==> inputs of 03-06 <==
==> flow/design.v (excerpt) <==
module Dmac_Top (
    input  logic        clk,
    input  logic        rst,
    input  logic        write,
    input  logic        HSel,
    input  logic [1:0]  STrans,
    input  logic [31:0] HWData,
    input  logic [31:0] HAddr,
    input  logic [31:0] MRData,
    input  logic        HReady,
    input  logic [1:0]  M_HResp,
    output logic HReadyOut,
    output logic [1:0] S_HResp,
    input  logic [1:0]  DmacReq,      
    input  logic        Bus_Grant,   
    output logic [31:0] MAddress,
    output logic [31:0] MWData,
    output logic [3:0]  MBurst_Size,
    output logic        MWrite,
    output logic [1:0]  MTrans,
    output logic [3:0]  MWStrb,
    output logic        Bus_Req,
    output logic        Interrupt,
    output logic [1:0]  ReqAck
);
clock: 6.15 ns
lec_check: 0
cap_margin: 40
cell_pad_in_sites_detail_placement: 2
cell_pad_in_sites_global_placement: 3
core_aspect_ratio: 1.26
core_margin: 10
core_utilization: 40
cts_cluster_diameter: 392
gpl_routability_driven: 0
gpl_timing_driven: 1
max_routing_layer: met4
place_density_lb_addon: 0.04
slew_margin: 15
run.sh (not shown) runs the stock make flow with config.mk's settings and CLKGATE_MAP_FILE=.
==> 11-19: changes against 03-06 <==
==> flow/config.mk (replaced) <==
export PLATFORM = sky130hd
export DESIGN_NAME = Dmac_Top
export DESIGN_NICKNAME = Dmac_Top
export VERILOG_FILES = /design/flow/design.v
export SDC_FILE = /design/flow/constraint.sdc
export NUM_CORES = 4
export LEC_CHECK = 0
export CAP_MARGIN = 20
export CORE_MARGIN = 2
export CORE_UTILIZATION = 70
export HOLD_SLACK_MARGIN = -0.1
export PLACE_DENSITY = 0.6
export SETUP_SLACK_MARGIN = 0.61
export SLEW_MARGIN = 20
==> flow/constraint.sdc (replaced) <==
create_clock -name core_clock -period 4.82 [get_ports {clk}]
set_input_delay 0.9640 -clock core_clock [delete_from_list [all_inputs] [get_ports {clk}]]
set_output_delay 0.9640 -clock core_clock [all_outputs]
set_load 0.01 [all_outputs]
==> 07-04: changes against 03-06 <==
==> flow/config.mk (replaced) <==
export PLATFORM = sky130hd
export DESIGN_NAME = Dmac_Top
export DESIGN_NICKNAME = Dmac_Top
export VERILOG_FILES = /design/flow/design.v
export SDC_FILE = /design/flow/constraint.sdc
export NUM_CORES = 4
export LEC_CHECK = 0
export ABC_AREA = 1
export CAP_MARGIN = 20
export CORE_MARGIN = 2
export CORE_UTILIZATION = 72
export PLACE_DENSITY = 0.43
export SLEW_MARGIN = 20
==> flow/constraint.sdc (replaced) <==
create_clock -name core_clock -period 2.91 [get_ports {clk}]
set_input_delay 0.5820 -clock core_clock [delete_from_list [all_inputs] [get_ports {clk}]]
set_output_delay 0.5820 -clock core_clock [all_outputs]
set_load 0.01 [all_outputs]
==> results <==
03-06 went through all stages and came out clean. 07-04 failed in 5_1_grt. 11-19 finished but failed the layout checks on setup timing.
In 11-19 the design area is lower than in 03-06, by 0.75%.
In 03-06 the first-iteration DRC count is smaller than in 11-19, by 56%.
In 03-06 the worst hold slack is higher than in 11-19, by 0.0097 ns.
In 03-06 the critical path depth is lower than in 11-19, by 2.
In 11-19 the count of clock-buffer cells in the layout is lower than in 03-06, by 24.
Cell count: 11-19 is lower than 03-06 (about 13%).

* * *

==> run G <==
Dmac_Top again, from the RTL that the note above started with.
==> flow/config.mk <==
export PLATFORM = sky130hd
export DESIGN_NAME = Dmac_Top
export DESIGN_NICKNAME = Dmac_Top
export VERILOG_FILES = /design/flow/design.v
export SDC_FILE = /design/flow/constraint.sdc
export NUM_CORES = 4
export LEC_CHECK = 0
export CAP_MARGIN = 20
export CORE_MARGIN = 2
export CORE_UTILIZATION = 70
export CTS_CLUSTER_SIZE = 48
export MAX_ROUTING_LAYER = met4
export PLACE_DENSITY = 0.65
export SLEW_MARGIN = 20
==> flow/constraint.sdc <==
create_clock -name core_clock -period 6.5 [get_ports {clk}]
set_input_delay 1.3000 -clock core_clock [delete_from_list [all_inputs] [get_ports {clk}]]
set_output_delay 1.3000 -clock core_clock [all_outputs]
set_load 0.01 [all_outputs]
==> run C (differences from run G) <==
CORE_UTILIZATION = 16   (was 70)
CTS_CLUSTER_DIAMETER = 29   (was unset)
CTS_CLUSTER_SIZE = unset   (was 48)
MAX_ROUTING_LAYER = unset   (was met4)
PLACE_DENSITY = 0.6   (was 0.65)
SETUP_SLACK_MARGIN = 1.42   (was unset)
==> flow/constraint.sdc (replaced) <==
create_clock -name core_clock -period 4.89 [get_ports {clk}]
set_input_delay 0.9780 -clock core_clock [delete_from_list [all_inputs] [get_ports {clk}]]
set_output_delay 0.9780 -clock core_clock [all_outputs]
set_load 0.01 [all_outputs]
==> run B (differences from run G) <==
CORE_UTILIZATION = 72   (was 70)
CTS_CLUSTER_DIAMETER = 370   (was unset)
CTS_CLUSTER_SIZE = unset   (was 48)
MAX_ROUTING_LAYER = unset   (was met4)
PLACE_DENSITY = 0.6   (was 0.65)
==> flow/constraint.sdc (replaced) <==
create_clock -name core_clock -period 4.77 [get_ports {clk}]
set_input_delay 0.9540 -clock core_clock [delete_from_list [all_inputs] [get_ports {clk}]]
set_output_delay 0.9540 -clock core_clock [all_outputs]
set_load 0.01 [all_outputs]
==> flow_metrics.tcl <==
# metrics dict for downstream scripts
set metrics [dict create \
    status "complete, but fails checks" \
    so.violations "setup timing" \
    path_clk_slew_ns 0.06 \
    cts-resized-gates 250 \
    final_cell_area_mm2 0.0722 \
    area_growth_pct 15.0 \
    finalSetupViolCount 16 \
    worst_slack_ns -0.110 \
]
the above is filed under run B

==> flow_metrics.tcl <==
# metrics dict for downstream scripts
set metrics [dict create \
    rsz0062_at_grt "no" \
    area_growth_pct 12.5 \
    clk-power_mw 8.22 \
    synthTopCellsByArea "edfxtp_1, dfrtp_1, mux4_2" \
    drv_slew 0 \
    finalNetCount 4608 \
    p_switching_mw 4.09 \
    finalSetupViolCount 0 \
    final_cell_area_mm2 0.0706 \
    status "timing/DRC/antenna clean" \
    synth_area_mm2 0.0628 \
    grt_busiest_layer "met2" \
    worst_slack_ns 0.354 \
    p_leak_nw 24.9 \
    slew_headroom_pct 23.3 \
]
the above is filed under run G

==> flow_metrics.tcl <==
# metrics dict for downstream scripts
set metrics [dict create \
    cts-resized-gates 506 \
    p_total_mw 33.0 \
    grtUsageMet3_pct 2.08 \
    crit_family "AND-OR/OR-AND gates" \
    finalSetupViolCount 0 \
    highest_layer "met5" \
    area_growth_pct 34.1 \
    final_cell_area_mm2 0.0842 \
    met1_usage_pct 11.9 \
    ir_drop_v 0.000429 \
    p_switching_mw 6.97 \
    path_clk_slew_ns 0.04 \
    status "timing/DRC/antenna clean" \
    finalHoldViolCount 0 \
    vias 40600 \
]
the above is filed under run C


* * *

==> run a: inputs <==
Dmac_Top again, from the RTL that the note above started with.
Settings: LEC_CHECK=0, CAP_MARGIN=20, CELL_PAD_IN_SITES_GLOBAL_PLACEMENT=3, CORE_MARGIN=10, CORE_UTILIZATION=40, CTS_CLUSTER_DIAMETER=392, GPL_ROUTABILITY_DRIVEN=0, GPL_TIMING_DRIVEN=0, HOLD_SLACK_MARGIN=-0.02, MAX_ROUTING_LAYER=met4, PLACE_DENSITY_LB_ADDON=0.18, SLEW_MARGIN=20; clock period 8.44 ns.
==> inputs of run b, as changes to run a <==
CELL_PAD_IN_SITES_GLOBAL_PLACEMENT = not set   (was 3)
CORE_MARGIN = 3   (was 10)
CORE_UTILIZATION = 72   (was 40)
CTS_CLUSTER_DIAMETER = 271   (was 392)
CTS_CLUSTER_SIZE = 14   (was not set)
GPL_ROUTABILITY_DRIVEN = not set   (was 0)
GPL_TIMING_DRIVEN = not set   (was 0)
HOLD_SLACK_MARGIN = not set   (was -0.02)
MAX_ROUTING_LAYER = not set   (was met4)
PLACE_DENSITY_LB_ADDON = 0.01   (was 0.18)
SETUP_SLACK_MARGIN = 0.69   (was not set)
==> flow/constraint.sdc (replaced) <==
create_clock -name core_clock -period 4.77 [get_ports {clk}]
set_input_delay 0.9540 -clock core_clock [delete_from_list [all_inputs] [get_ports {clk}]]
set_output_delay 0.9540 -clock core_clock [all_outputs]
set_load 0.01 [all_outputs]
==> inputs of run c, as changes to run a <==
CELL_PAD_IN_SITES_GLOBAL_PLACEMENT = not set   (was 3)
CORE_MARGIN = 2   (was 10)
CORE_UTILIZATION = 26   (was 40)
CTS_CLUSTER_DIAMETER = not set   (was 392)
GPL_ROUTABILITY_DRIVEN = not set   (was 0)
GPL_TIMING_DRIVEN = not set   (was 0)
HOLD_SLACK_MARGIN = not set   (was -0.02)
MAX_ROUTING_LAYER = not set   (was met4)
PLACE_DENSITY = 0.6   (was not set)
PLACE_DENSITY_LB_ADDON = not set   (was 0.18)
==> flow/constraint.sdc (replaced) <==
create_clock -name core_clock -period 14.6 [get_ports {clk}]
set_input_delay 2.9200 -clock core_clock [delete_from_list [all_inputs] [get_ports {clk}]]
set_output_delay 2.9200 -clock core_clock [all_outputs]
set_load 0.01 [all_outputs]
==> inputs of run d, as changes to run a <==
CELL_PAD_IN_SITES_GLOBAL_PLACEMENT = not set   (was 3)
CORE_MARGIN = 2   (was 10)
CORE_UTILIZATION = 72   (was 40)
CTS_CLUSTER_DIAMETER = 397   (was 392)
GPL_ROUTABILITY_DRIVEN = not set   (was 0)
GPL_TIMING_DRIVEN = not set   (was 0)
HOLD_SLACK_MARGIN = not set   (was -0.02)
MAX_ROUTING_LAYER = not set   (was met4)
PLACE_DENSITY = 0.4   (was not set)
PLACE_DENSITY_LB_ADDON = not set   (was 0.18)
==> flow/constraint.sdc (replaced) <==
create_clock -name core_clock -period 4.84 [get_ports {clk}]
set_input_delay 0.9680 -clock core_clock [delete_from_list [all_inputs] [get_ports {clk}]]
set_output_delay 0.9680 -clock core_clock [all_outputs]
set_load 0.01 [all_outputs]
==> results <==
- Run c completed with no timing, DRC or antenna violations. Run b reached the layout checks and failed them: setup timing. Run a went through all stages and came out clean. Run d finished with setup timing left.
- In synthesized cell count, run a and run d do not differ.
- Clock skew: run d < run b < run a < run c.
- Against run b, the clock-buffer cell count of run c is higher by 18.
- Of run c and run d, run d has the higher critical path depth (gap 2).
- Between run b and run d, the lower final cell count is in run b (gap about 2%, measured against run d).
==> figures <==
| metric | run d | run c | run b | run a |
|---|---|---|---|---|
| Met2 track demand over resource in global routing | 0.7100 | 0.2294 | 0.6877 | 0.3979 |
| Worst Skew | 59.07 ps | 93.09 ps | 63.41 ps | 64.50 ps |
| Total antenna diodes in the routed design | 6 | 6 | 2 | 4 |
| Minimum setup slack among reg-to-reg paths | 950 ps | 9680 ps | 970 ps | 3740 ps |
| Worst hold slack | 472.8 ps | 442.2 ps | 481.6 ps | 474.3 ps |
| Worst-case headroom to the max-slew limit | 0.2191 | 0.2648 | 0.2078 | 0.1938 |
| Placement row count | 108 | 180 | 107 | 145 |
| Critical Path Source Type | flip-flop | primary input | flip-flop | primary input |
| Share of power burned in registers | 0.521 | 0.520 | 0.577 | 0.499 |
| Clock buffer instance count of the final layout | 186 | 184 | 166 | 208 |
| Outcome | finished with violations | complete, no violations | finished with violations | complete, no violations |
| Violated checks | setup timing | - | setup timing | - |

* * *

==> run D: inputs <==
Dmac_Top again, from the RTL that the note above started with.
Settings: LEC_CHECK=0, ABC_AREA=1, CAP_MARGIN=20, CORE_ASPECT_RATIO=1.41, CORE_MARGIN=2, CORE_UTILIZATION=72, CTS_CLUSTER_DIAMETER=400, CTS_CLUSTER_SIZE=11, PLACE_DENSITY=0.43, SLEW_MARGIN=20; clock period 2.91 ns.
==> run E: changes against run D <==
==> flow/config.mk (replaced) <==
export PLATFORM = sky130hd
export DESIGN_NAME = Dmac_Top
export DESIGN_NICKNAME = Dmac_Top
export VERILOG_FILES = /design/flow/design.v
export SDC_FILE = /design/flow/constraint.sdc
export NUM_CORES = 4
export LEC_CHECK = 0
export CAP_MARGIN = 15
export CORE_MARGIN = 2
export CORE_UTILIZATION = 72
export CTS_CLUSTER_SIZE = 58
export PLACE_DENSITY_LB_ADDON = 0.0
export SETUP_SLACK_MARGIN = 0.6
export SLEW_MARGIN = 20
==> flow/constraint.sdc (replaced) <==
create_clock -name core_clock -period 4.77 [get_ports {clk}]
set_input_delay 0.9540 -clock core_clock [delete_from_list [all_inputs] [get_ports {clk}]]
set_output_delay 0.9540 -clock core_clock [all_outputs]
set_load 0.01 [all_outputs]
==> run R: changes against run D <==
==> flow/config.mk (replaced) <==
export PLATFORM = sky130hd
export DESIGN_NAME = Dmac_Top
export DESIGN_NICKNAME = Dmac_Top
export VERILOG_FILES = /design/flow/design.v
export SDC_FILE = /design/flow/constraint.sdc
export NUM_CORES = 4
export LEC_CHECK = 0
export CAP_MARGIN = 20
export CORE_MARGIN = 2
export CORE_UTILIZATION = 72
export PLACE_DENSITY = 0.6
export SLEW_MARGIN = 20
==> flow/constraint.sdc (replaced) <==
create_clock -name core_clock -period 5.09 [get_ports {clk}]
set_input_delay 1.0180 -clock core_clock [delete_from_list [all_inputs] [get_ports {clk}]]
set_output_delay 1.0180 -clock core_clock [all_outputs]
set_load 0.01 [all_outputs]
==> notes <==
Against run R, the cell count of run E is higher by 1.2%. Run D ended with an error in 5_1_grt. Run E finished but fails on setup timing. Run R finished with setup timing left. Of run R and run E, run R has the higher register-to-register slack (gap 0.43 ns). Between run R and run E, the lower critical path depth is in run E (gap 2). In run R the first-iteration DRC count is smaller than in run E, by 15%. Of run R and run E, run E has the higher sequential power (gap about 7%, measured against run E). Of run R and run E, run E has the higher design area (gap about 2.3%, measured against run E).

* * *

==> v15: inputs <==
Dmac_Top again, from the RTL that the note above started with.
==> flow/config.mk <==
export PLATFORM = sky130hd
export DESIGN_NAME = Dmac_Top
export DESIGN_NICKNAME = Dmac_Top
export VERILOG_FILES = /design/flow/design.v
export SDC_FILE = /design/flow/constraint.sdc
export NUM_CORES = 4
export LEC_CHECK = 0
export CAP_MARGIN = 0
export CELL_PAD_IN_SITES_DETAIL_PLACEMENT = 2
export CORE_ASPECT_RATIO = 0.66
export CORE_MARGIN = 2
export CORE_UTILIZATION = 60
export CTS_CLUSTER_DIAMETER = 183
export CTS_CLUSTER_SIZE = 97
export GPL_TIMING_DRIVEN = 0
export MAX_ROUTING_LAYER = met4
export PLACE_DENSITY = 0.43
export SLEW_MARGIN = 20
export TNS_END_PERCENT = 50
==> flow/constraint.sdc <==
create_clock -name core_clock -period 10.0 [get_ports {clk}]
set_input_delay 2.0000 -clock core_clock [delete_from_list [all_inputs] [get_ports {clk}]]
set_output_delay 2.0000 -clock core_clock [all_outputs]
set_load 0.01 [all_outputs]
==> v16: changes against v15 <==
Settings changed: CAP_MARGIN 0 to 20, CELL_PAD_IN_SITES_DETAIL_PLACEMENT 2 to default, CORE_ASPECT_RATIO 0.66 to default, CORE_UTILIZATION 60 to 61, CTS_CLUSTER_DIAMETER 183 to default, CTS_CLUSTER_SIZE 97 to 100, GPL_TIMING_DRIVEN 0 to default, MAX_ROUTING_LAYER met4 to default, PLACE_DENSITY 0.43 to 0.6, TNS_END_PERCENT 50 to default.
==> flow/constraint.sdc (replaced) <==
create_clock -name core_clock -period 7.7 [get_ports {clk}]
set_input_delay 1.5400 -clock core_clock [delete_from_list [all_inputs] [get_ports {clk}]]
set_output_delay 1.5400 -clock core_clock [all_outputs]
set_load 0.01 [all_outputs]
==> v1: changes against v15 <==
Settings changed: CAP_MARGIN 0 to 20, CELL_PAD_IN_SITES_DETAIL_PLACEMENT 2 to default, CORE_ASPECT_RATIO 0.66 to default, CORE_UTILIZATION 60 to 40, CTS_CLUSTER_DIAMETER 183 to default, CTS_CLUSTER_SIZE 97 to default, GPL_TIMING_DRIVEN 0 to default, MAX_ROUTING_LAYER met4 to default, PLACE_DENSITY 0.43 to 0.6, TNS_END_PERCENT 50 to default.
==> flow/constraint.sdc (replaced) <==
create_clock -name core_clock -period 10.1 [get_ports {clk}]
set_input_delay 2.0200 -clock core_clock [delete_from_list [all_inputs] [get_ports {clk}]]
set_output_delay 2.0200 -clock core_clock [all_outputs]
set_load 0.01 [all_outputs]
==> v2: changes against v15 <==
Settings changed: CAP_MARGIN 0 to 20, CELL_PAD_IN_SITES_DETAIL_PLACEMENT 2 to default, CORE_ASPECT_RATIO 0.66 to default, CORE_UTILIZATION 60 to 57, CTS_CLUSTER_DIAMETER 183 to 271, CTS_CLUSTER_SIZE 97 to default, GPL_TIMING_DRIVEN 0 to default, MAX_ROUTING_LAYER met4 to default, PLACE_DENSITY 0.43 to 0.77, TNS_END_PERCENT 50 to default.
==> flow/constraint.sdc (replaced) <==
create_clock -name core_clock -period 2.62 [get_ports {clk}]
set_input_delay 0.5240 -clock core_clock [delete_from_list [all_inputs] [get_ports {clk}]]
set_output_delay 0.5240 -clock core_clock [all_outputs]
set_load 0.01 [all_outputs]
==> comparison <==
v15 never finished: it broke off in 3_5_place_dp on DPL-0033. v2 produced a layout that fails on setup timing. v1 ran to the end with no violations. v16 completed with no timing, DRC or antenna violations.
In synthesized area, v16 and v2 do not differ.
Between v2 and v1, the lower worst setup slack is in v2 (gap 3.4 ns).
Clock-buffer cell count, highest first: v16, v1, v2.
The lowest clock skew belongs to v16, the highest to v2.
In v1 the combinational power is smaller than in v16, by about 25%.
Via count: v1 < v16 < v2.
In v1 the non-clock buffer count is lower than in v2, by 710.
Sequential power: v1 < v16 < v2.
Power is estimated from default activity; no workload was simulated.
